== P ==
## pokey_advanced
module pokey_advanced (
    input clk,               
    input enable_179mhz,     
    input reset_n,           
    input [3:0] addr,        
    input [7:0] din,         
    input we,                
    output reg audio_pwm     
);
For scale: ~17 I/O pins, roughly 8500 um^2 of cells after synthesis.
export LEC_CHECK = 0
export CAP_MARGIN = 15
export CORE_MARGIN = 2
export CORE_UTILIZATION = 66
export CTS_CLUSTER_SIZE = 41
export SETUP_SLACK_MARGIN = 0.91
export SLEW_MARGIN = 20
create_clock -name core_clock -period 4.82 [get_ports {clk}]
run.sh (not shown) runs the stock make flow with config.mk's settings and CLKGATE_MAP_FILE=.
Input changes introduced in Q (baseline for comparison: P):
- SETUP_SLACK_MARGIN removed (was 0.91)
- CTS_CLUSTER_SIZE removed (was 41)
- CORE_UTILIZATION changed from 66 to 58
- CAP_MARGIN changed from 15 to 20
- the clock period (ns, I/O delays scaled along) changed from 4.82 to 4.12
==> comparison <==
Q -> stages 100% | layout checks FAIL | setup timing. P finished every stage and its layout cleared the timing, DRC and antenna checks. Compared with P, in Q logic gate share of total power comparable, final non-filler cell total higher, inverter count level, post-route setup TNS saw a decrease. Internal power consumption ends up higher on Q.

* * *

The RTL this note starts from:
==> flow/design.v <==
module pokey_advanced (
    input clk,               
    input enable_179mhz,     
    input reset_n,           
    input [3:0] addr,        
    input [7:0] din,         
    input we,                
    output reg audio_pwm     
);
    reg [7:0] audf [0:3];  
    reg [7:0] audc [0:3];  
    reg [7:0] audctl;      
    reg [3:0]  poly4;
    reg [4:0]  poly5;
    reg [16:0] poly17; 
    reg [15:0] counter [0:3]; 
    reg [3:0]  chan_out;    
    reg [4:0] count_64k;    
    reg [6:0] count_15k;    
    reg tick_64khz;
    reg tick_15khz;
    always @(posedge clk) begin
        tick_64khz <= 0;
        tick_15khz <= 0;
        if (!reset_n) begin
            count_64k <= 0;
            count_15k <= 0;
        end else if (enable_179mhz) begin
            if (count_64k == 27) begin  
                count_64k <= 0;
                tick_64khz <= 1;
            end else begin
                count_64k <= count_64k + 1;
            end
            if (count_15k == 113) begin  
                count_15k <= 0;
                tick_15khz <= 1;
            end else begin
                count_15k <= count_15k + 1;
            end
        end
    end
    always @(posedge clk) begin
        if (!reset_n) begin
            audctl <= 0;
            audc[0]<=0; audc[1]<=0; audc[2]<=0; audc[3]<=0;
            audf[0]<=0; audf[1]<=0; audf[2]<=0; audf[3]<=0;
        end else if (we) begin
            case (addr)
                0: audf[0] <= din;
                1: audc[0] <= din;
                2: audf[1] <= din;
                3: audc[1] <= din;
                4: audf[2] <= din;
                5: audc[2] <= din;
                6: audf[3] <= din;
                7: audc[3] <= din;
                8: audctl <= din;
            endcase
        end
    end
    wire p4_next = !(poly4[3] ^ poly4[2]);
    wire p5_next = !(poly5[4] ^ poly5[2]);
    wire p17_next = !(poly17[16] ^ poly17[4]);
    always @(posedge clk) begin
        if (!reset_n) begin
            poly4 <= 4'b1011;
            poly5 <= 5'b10101;
            poly17 <= 17'b10101010101010101;
        end else if (enable_179mhz) begin
            poly4 <= {poly4[2:0], p4_next};
            poly5 <= {poly5[3:0], p5_next};
            poly17 <= {poly17[15:0], p17_next};
        end
    end
    wire link_12 = audctl[4];
    wire link_34 = audctl[3];
    wire use_15khz = audctl[0];  
    integer i;
    reg channel_tick;  
    always @(posedge clk) begin
        if (!reset_n) begin
            counter[0] <= 0; counter[1] <= 0; counter[2] <= 0; counter[3] <= 0;
            chan_out <= 0;
        end else
        for (i=0; i<4; i=i+1) begin
            channel_tick = (use_15khz) ? tick_15khz : tick_64khz;
            if (i == 0 && audctl[6]) channel_tick = enable_179mhz;
            if (i == 2 && audctl[5]) channel_tick = enable_179mhz;
            if (channel_tick) begin
                if (!((i==1 && link_12) || (i==3 && link_34))) begin
                    if (counter[i] == 0) begin
                        if (i==0 && link_12) 
                            counter[i] <= {audf[1], audf[0]}; 
                        else if (i==2 && link_34) 
                            counter[i] <= {audf[3], audf[2]}; 
                        else 
                            counter[i] <= audf[i];
                        case (audc[i][7:5])
                            3'b000: chan_out[i] <= poly17[16] && poly5[4];  
                            3'b001: chan_out[i] <= poly5[4];                
                            3'b010: chan_out[i] <= poly17[16] && poly5[4]; 
                            3'b011: chan_out[i] <= poly5[4];               
                            3'b100: chan_out[i] <= poly17[16];              
                            3'b101: chan_out[i] <= ~chan_out[i];            
                            3'b110: chan_out[i] <= poly17[16];             
                            3'b111: chan_out[i] <= ~chan_out[i];            
                        endcase
                    end else begin
                        counter[i] <= counter[i] - 1;
                    end
                end
            end
        end
    end
    reg [5:0] mixed_audio; 
    integer k;
    always @(*) begin
        mixed_audio = 0;
        for (k=0; k<4; k=k+1) begin
            if (chan_out[k]) begin
                mixed_audio = mixed_audio + audc[k][3:0];
            end
        end
    end
    reg [5:0] pwm_counter;
    always @(posedge clk) begin
        if (!reset_n) begin
            pwm_counter <= 0;
            audio_pwm <= 0;
        end else begin
            pwm_counter <= pwm_counter + 1;
            audio_pwm <= (pwm_counter < mixed_audio);
        end
    end
endmodule
Settings: LEC_CHECK=0, CAP_MARGIN=20, CORE_MARGIN=2, CORE_UTILIZATION=40, CTS_CLUSTER_DIAMETER=395, CTS_CLUSTER_SIZE=100, SETUP_SLACK_MARGIN=1.7, SLEW_MARGIN=20; clock period 6.0 ns.
Then changed:
- CORE_UTILIZATION: 40 -> 65
- CTS_CLUSTER_DIAMETER: 395 -> not set
- CTS_CLUSTER_SIZE: 100 -> not set
- SETUP_SLACK_MARGIN: 1.7 -> not set
- clock period: 6.0 -> 3.62 ns (I/O delays scaled with it)
The new run produced a layout that fails on negative setup slack.
Synthesized cell count does not change.
Sequential share of layout area rises by 0.27 points.
Cell count falls by 7.2%.
Final area falls by 0.81%.
Total power rises by 64%.
Worst setup slack degrades by 2200 ps.
Non-clock buffer count rises by 13.
Wire length rises by 3.6%.
Clock power rises by 61%.
Then changed:
- ABC_AREA: not set -> 1
- CORE_UTILIZATION: 65 -> 69
- PLACE_DENSITY: not set -> 0.39
- clock period: 3.62 -> 2.89 ns (I/O delays scaled with it)
=> The changed run completed and failed the layout checks on negative setup slack. Power goes up by 33%. Flip-flop count is unchanged. Hold slack is worse by 28 ps. Combinational power climbs to 3.1 times its value. Cell count increases by 34%. Area after synthesis is higher by 5.6%. Wire length is higher by 9.7%. Critical path depth came out higher by 2. Utilization climbs by 5.6 points. Worst setup slack gets better by 56 ps. Via count is higher by 22%.

* * *

== the baseline ==
Starts from the design.v that is shown in full above.
make LEC_CHECK=0 CAP_MARGIN=20 CORE_MARGIN=2 CORE_UTILIZATION=72 SLEW_MARGIN=20 finish   # period 5.2 ns
The baseline has completed all stages; timing, DRC and antenna checks passed.
## Diff of input files: the candidate against the baseline
- SETUP_SLACK_MARGIN now -0.07, previously not set
- CTS_CLUSTER_SIZE now 14, previously not set
- PLACE_DENSITY_LB_ADDON now 0.01, previously not set
- the clock period (ns, I/O delays scaled along) now 2.89, was 5.2
==> results <==
[flow] the candidate | stages: complete | final checks: fail | reason: negative setup slack
The baseline ended with every stage complete and zero timing, DRC or antenna violations.
Taking the candidate over the baseline, the initial detailed-routing violation count ratio works out to 1.19.
The via count of the candidate was inferior to that of the baseline.
Looking at cell count, the candidate sits 2.8% above the baseline.
Measured against each other, the candidate and the baseline differ in utilization, the lower figure coming from the baseline.

* * *

Setup of build 37:
Starts from the design.v that is shown in full above.
Settings: LEC_CHECK=0, ABC_AREA=1, CAP_MARGIN=20, CORE_MARGIN=2, CORE_UTILIZATION=72, CTS_CLUSTER_DIAMETER=364, CTS_CLUSTER_SIZE=14, PLACE_DENSITY_LB_ADDON=0.19, SETUP_SLACK_MARGIN=-0.07, SLEW_MARGIN=20; clock period 2.89 ns.
The final report for build 37 shows a completed flow and a layout that fails verification, specifically negative setup slack.
### build 37 -> build 55
Settings: changing CAP_MARGIN from 20 to 35; changing SETUP_SLACK_MARGIN from -0.07 to 0.86; setting HOLD_SLACK_MARGIN to 0.29 for the first time; setting MAX_ROUTING_LAYER to met5 for the first time; setting CORE_ASPECT_RATIO to 1.27 for the first time; changing PLACE_DENSITY_LB_ADDON from 0.19 to 0.15; setting MIN_ROUTING_LAYER to met1 for the first time; changing CTS_CLUSTER_DIAMETER from 364 to 129.
## What came out
From build 37 to build 55 the numbers moved as follows: all-layer global routing usage shows a reduction of 1.4 points; share of the clock period used by the worst path after layout went down; ratio of routed vias to standard cells went down by 1.7%. Actual slew at the worst max-slew pin: higher on build 37. ~same hold slack in build 55 and build 37. In build 55 the implementation ran to completion but is not tape-out ready, as the final checks report negative setup slack. Build 55 has more setup slack than build 37. Wire: build 55 routes less than build 37. On synthesized-area fraction occupied by adder cells, build 55 and build 37 are basically level. The wire length on met1 in build 55 is 0.926 times that in build 37. Compared with build 37, build 55 shows overall via count from detail_route that has gone down slightly.
Changes in build 7 relative to build 55:
Settings: a deleted HOLD_SLACK_MARGIN that had been 0.29; a change of SETUP_SLACK_MARGIN from 0.86 to 0.82; a change of CAP_MARGIN from 35 to 0; a change of CTS_CLUSTER_DIAMETER from 129 to 113; a change of CTS_CLUSTER_SIZE from 14 to 24.
### Flow results
[flow] build 7 | stages: complete | final checks: fail | reason: negative setup slack
What the final checks of build 55 revealed, after a flow that finished every stage, was a layout that fails on negative setup slack.
Build 7 -> build 55: number of antenna violations at the first check in global routing delta 0, exact match
[build 7] part of the power in the clock network fell 0.2 points relative to build 55
Setup slack in build 7 is larger than in build 55.
Compared with build 55, build 7 supports a higher clock frequency.
| areal power density over the cells | build 55 vs build 7 | ≈ equal |
[build 7] met1 routed wirelength after detailed routing fell 1.1% relative to build 55
For share of the final layout cell area in multi-input gates, build 7 and build 55 come out practically identical.
As far as power share of the combinational group is concerned, build 55 and build 7 perform about the same.
Build 55 -> build 7: count of clock-buffer cells in the layout delta 0, exact match

* * *

RTL: the design.v shown in full above, as it stands there.
Settings: LEC_CHECK=0, ABC_AREA=1, CAP_MARGIN=20, CORE_MARGIN=2, CORE_UTILIZATION=72, CTS_CLUSTER_SIZE=10, PLACE_DENSITY=0.42, SETUP_SLACK_MARGIN=0.27, SLEW_MARGIN=20; clock period 2.9 ns.
The first run produced a layout that fails on setup timing.
Then changed:
- ABC_AREA: 1 -> unset
- CORE_UTILIZATION: 72 -> 40
- CTS_CLUSTER_SIZE: 10 -> unset
- PLACE_DENSITY: 0.42 -> unset
- SETUP_SLACK_MARGIN: 0.27 -> unset
- clock period: 2.9 -> 6.0 ns (I/O delays scaled with it)
Outcome: The changed run produced a clean layout; power decreases by 56%; non-clock buffer count shrinks by 28; cell area decreases by 8.2%; synthesized area is lower by 5.3%.
Then changed:
- PLACE_DENSITY_LB_ADDON: unset -> 0.17
- SLEW_MARGIN: 20 -> 0
Effect: The new run completed without violations. Routed wire length goes up by 2.1%. Synthesized cell count stays the same. Final area goes up by 0.78%. Area after synthesis stays the same. Global-route usage goes up by 0.69 points.
Then changed:
- CORE_UTILIZATION: 40 -> 14
- PLACE_DENSITY_LB_ADDON: 0.17 -> unset
- SLEW_MARGIN: 0 -> 20
- clock period: 6.0 -> 8.42 ns (I/O delays scaled with it)
Total power decreases by 33%.
Sequential share of layout area decreases by 2.0 points.
Cell count increases by 40%.
Area after synthesis does not change.
Register-to-register slack improves by 2.4 ns.
Power figures rest on the tool's default switching activity, not on a simulated workload.
